## cpu_pl
module  cpu_pl (
  input clk,
  input rst,
  output [7:0] imem_addr,
  input [31:0] imem_data,
  output [7:0] mem_req_addr,
  output mem_req_rw,
  output mem_req_valid,
  output [127:0] mem_data_write,
  input [127:0] mem_data_read,
  input mem_ready,
  output [7:0] io_addr,
  output [31:0] io_dout,
  output io_we,
  input [31:0] io_din
);
Size in the first run: ~9,700 cells after synthesis, ~2,600 flip-flops, about 120,000 sq um of cells after synthesis.
Settings: LEC_CHECK=0, CAP_MARGIN=20, CELL_PAD_IN_SITES_DETAIL_PLACEMENT=0, CORE_MARGIN=2, CORE_UTILIZATION=15, CTS_CLUSTER_DIAMETER=301, GPL_ROUTABILITY_DRIVEN=0, GPL_TIMING_DRIVEN=1, HOLD_SLACK_MARGIN=0.24, MAX_ROUTING_LAYER=met5, MIN_ROUTING_LAYER=met2, PLACE_DENSITY_LB_ADDON=0.02, SETUP_SLACK_MARGIN=2.72, SLEW_MARGIN=20, TNS_END_PERCENT=5; clock period 9.5 ns.
run.sh (not shown) runs the stock make flow with config.mk's settings and CLKGATE_MAP_FILE=.
Edit:
CELL_PAD_IN_SITES_DETAIL_PLACEMENT = default   (was 0)
CORE_UTILIZATION = 72   (was 15)
CTS_CLUSTER_DIAMETER = 363   (was 301)
CTS_CLUSTER_SIZE = 99   (was default)
GPL_ROUTABILITY_DRIVEN = default   (was 0)
GPL_TIMING_DRIVEN = default   (was 1)
HOLD_SLACK_MARGIN = default   (was 0.24)
MAX_ROUTING_LAYER = default   (was met5)
MIN_ROUTING_LAYER = default   (was met2)
PLACE_DENSITY_LB_ADDON = default   (was 0.02)
SETUP_SLACK_MARGIN = 1.55   (was 2.72)
clock period = 5.18 ns   (was 9.5 ns; I/O delays follow)
With this change the flow ended with an error in global routing (5_1_grt) with GRT-0116.
Synthesized area does not change.
Synthesized cell count stays the same.
Die size fell by 79%.
Edit:
CORE_UTILIZATION = 56   (was 72)
CTS_CLUSTER_DIAMETER = default   (was 363)
CTS_CLUSTER_SIZE = default   (was 99)
SETUP_SLACK_MARGIN = default   (was 1.55)
TNS_END_PERCENT = default   (was 5)
Result: The new run finished but fails on negative setup slack; die size grows by 28%; area after synthesis stays the same; synthesized cell count stays the same.


Setup of job 101:
cpu_pl again, from the RTL that the note above started with.
clock: 6.56 ns
lec_check: 0
cap_margin: 20
core_margin: 2
core_utilization: 70
cts_cluster_size: 36
gpl_timing_driven: 1
place_density: 0.7
slew_margin: 20
The flow ended early for job 101: it failed with a tool error in global routing.
Relative to job 101, the following input files were edited for job 102:
- clearing CTS_CLUSTER_SIZE, which used to be 36
- swapping 70 for 40 in CORE_UTILIZATION
- clearing GPL_TIMING_DRIVEN, which used to be 1
- clearing PLACE_DENSITY, which used to be 0.7
- swapping 6.56 for 12.6 in the clock period (ns, I/O delays scaled along)
## What came out
In summary, job 102 completed successfully, with a layout that passed the timing, design-rule and antenna checks. In job 102 the total CTS buffers turned out 8 higher than in job 101. Buffers inserted during post-CTS setup optimization was higher in the run labelled job 101. Of job 101 and job 102, the run reporting the higher core utilization at floorplan was job 101. Job 102 — minimum setup slack after placement 3350 ps higher, job 101 as reference. Job 102 vs job 101 — die area rose 130000 µm². From job 101 to job 102 the numbers moved as follows: placeable core region has increased; synthesized area has remained practically unchanged.
Here is what was changed in the inputs of job 103 compared with job 102.
- an added HOLD_SLACK_MARGIN of 0.28
- an added CTS_CLUSTER_SIZE of 55
- a change of CORE_UTILIZATION from 40 to 66
- a change of SLEW_MARGIN from 20 to 0
- an added SETUP_SLACK_MARGIN of 1.34
- a change of the clock period (ns, I/O delays scaled along) from 12.6 to 5.13
Findings:
Number of instances in the synthesized netlist came out exactly the same in job 103 and job 102. Measured against each other, job 103 and job 102 differ in met1 capacity usage during global routing, the lower figure coming from job 102. The startpoint-to-endpoint class of the critical path comes out reg2reg in one run and in2reg in the other, namely in job 103 and job 102 respectively. On power after layout: between job 103 and job 102, it ends up lower for job 102. Job 103 vs job 102: row count down by more than 10%. Job 103: complete, dirty (setup timing). Between job 102 and job 103, the flow reports total clock network power increasing by more than 100%.
For job 104, these inputs were changed with respect to job 103:
- removing SETUP_SLACK_MARGIN (formerly 1.34)
- changing CORE_UTILIZATION from 66 to 72
- setting CTS_CLUSTER_DIAMETER to 254 for the first time
- changing SLEW_MARGIN from 0 to 20
- removing HOLD_SLACK_MARGIN (formerly 0.28)
- changing CTS_CLUSTER_SIZE from 55 to 34
- changing the clock period (ns, I/O delays scaled along) from 5.13 to 6.66
Findings:
- On synthesized-area fraction occupied by adder cells, job 104 and job 103 are neck and neck.
- Of the runs job 104 and job 103, none of them finished clean.
- Changes observed in job 104 relative to job 103: compound-cell area share of the yosys netlist saw little to no change, die size went down, CTS buffer count fell by 194, post-synthesis simple-gate area fraction did not really move, worst-case clock buffer depth fell by 1.
- [job 104] post-CTS setup repair buffer count fell 2 relative to job 103
- Looking at worst setup slack after placement across both flows, job 104 is the stronger of the two, with job 103 trailing.
- Compare job 104 and job 103 | vertical extent of the die higher: job 103
- Job 104 ends up with a cell area after placement that is about 1.2% lower than in job 103.


Starting RTL as in the previous note.
Settings: LEC_CHECK=0, CAP_MARGIN=20, CORE_MARGIN=2, CORE_UTILIZATION=72, CTS_CLUSTER_DIAMETER=363, CTS_CLUSTER_SIZE=98, SETUP_SLACK_MARGIN=1.24, SLEW_MARGIN=20, TNS_END_PERCENT=5; clock period 5.35 ns.
The first run stopped in 5_1_grt (GRT-0116).
Then changed:
CORE_UTILIZATION = 40   (was 72)
CTS_CLUSTER_DIAMETER = default   (was 363)
CTS_CLUSTER_SIZE = default   (was 98)
SETUP_SLACK_MARGIN = default   (was 1.24)
TNS_END_PERCENT = default   (was 5)
clock period = 9.1 ns   (was 5.35 ns; I/O delays follow)
The new run finished with timing, DRC and antenna clean.
Die size grows by well over a third.
Synthesized cell count does not change.
Area after synthesis stays the same.
Then changed:
GPL_TIMING_DRIVEN = 0   (was default)
HOLD_SLACK_MARGIN = 0.24   (was default)
TNS_END_PERCENT = 5   (was default)
clock period = 9.5 ns   (was 9.1 ns; I/O delays follow)
The new run finished but failed the layout checks on negative setup slack.
Sequential share of layout area went down by 1.3 points.
Global-route usage goes up by 7.5 points.
Worst setup slack loses 0.48 ns.
Critical path depth goes up by 1.
Clock power is about the same.
Combinational power climbs by about 9%.
Area after synthesis stays the same.
Then changed:
CORE_UTILIZATION = 58   (was 40)
GPL_TIMING_DRIVEN = 1   (was 0)
HOLD_SLACK_MARGIN = default   (was 0.24)
PLACE_DENSITY = 0.7   (was default)
TNS_END_PERCENT = default   (was 5)
clock period = 5.15 ns   (was 9.5 ns; I/O delays follow)
Outcome:
- The changed run reached the layout checks and failed them: negative setup slack
- setup slack got worse by 2.1 ns
- utilization grows by 22 points
- count of clock-buffer cells in the layout rose by 6
Then changed:
CELL_PAD_IN_SITES_DETAIL_PLACEMENT = 0   (was default)
CORE_UTILIZATION = 40   (was 58)
GPL_ROUTABILITY_DRIVEN = 0   (was default)
HOLD_SLACK_MARGIN = 0.24   (was default)
MAX_ROUTING_LAYER = met4   (was default)
PLACE_DENSITY = default   (was 0.7)
SETUP_SLACK_MARGIN = 2.72   (was default)
TNS_END_PERCENT = 5   (was default)
clock period = 9.5 ns   (was 5.15 ns; I/O delays follow)
- With this change the flow finished with timing, DRC and antenna clean
- wire length shrinks by a few percent
- sequential cell count stays the same
- utilization shrinks by 23 points
- cell count grows by a few percent
- synthesized area is unchanged
- total power shrinks by well over a third
- die area grows by well over a third
- worst hold slack barely changes
- design area shrinks by a few percent
- first-iteration DRC count shrinks by about a fifth
- combinational power shrinks by well over a third
Power is estimated from default activity; no workload was simulated.
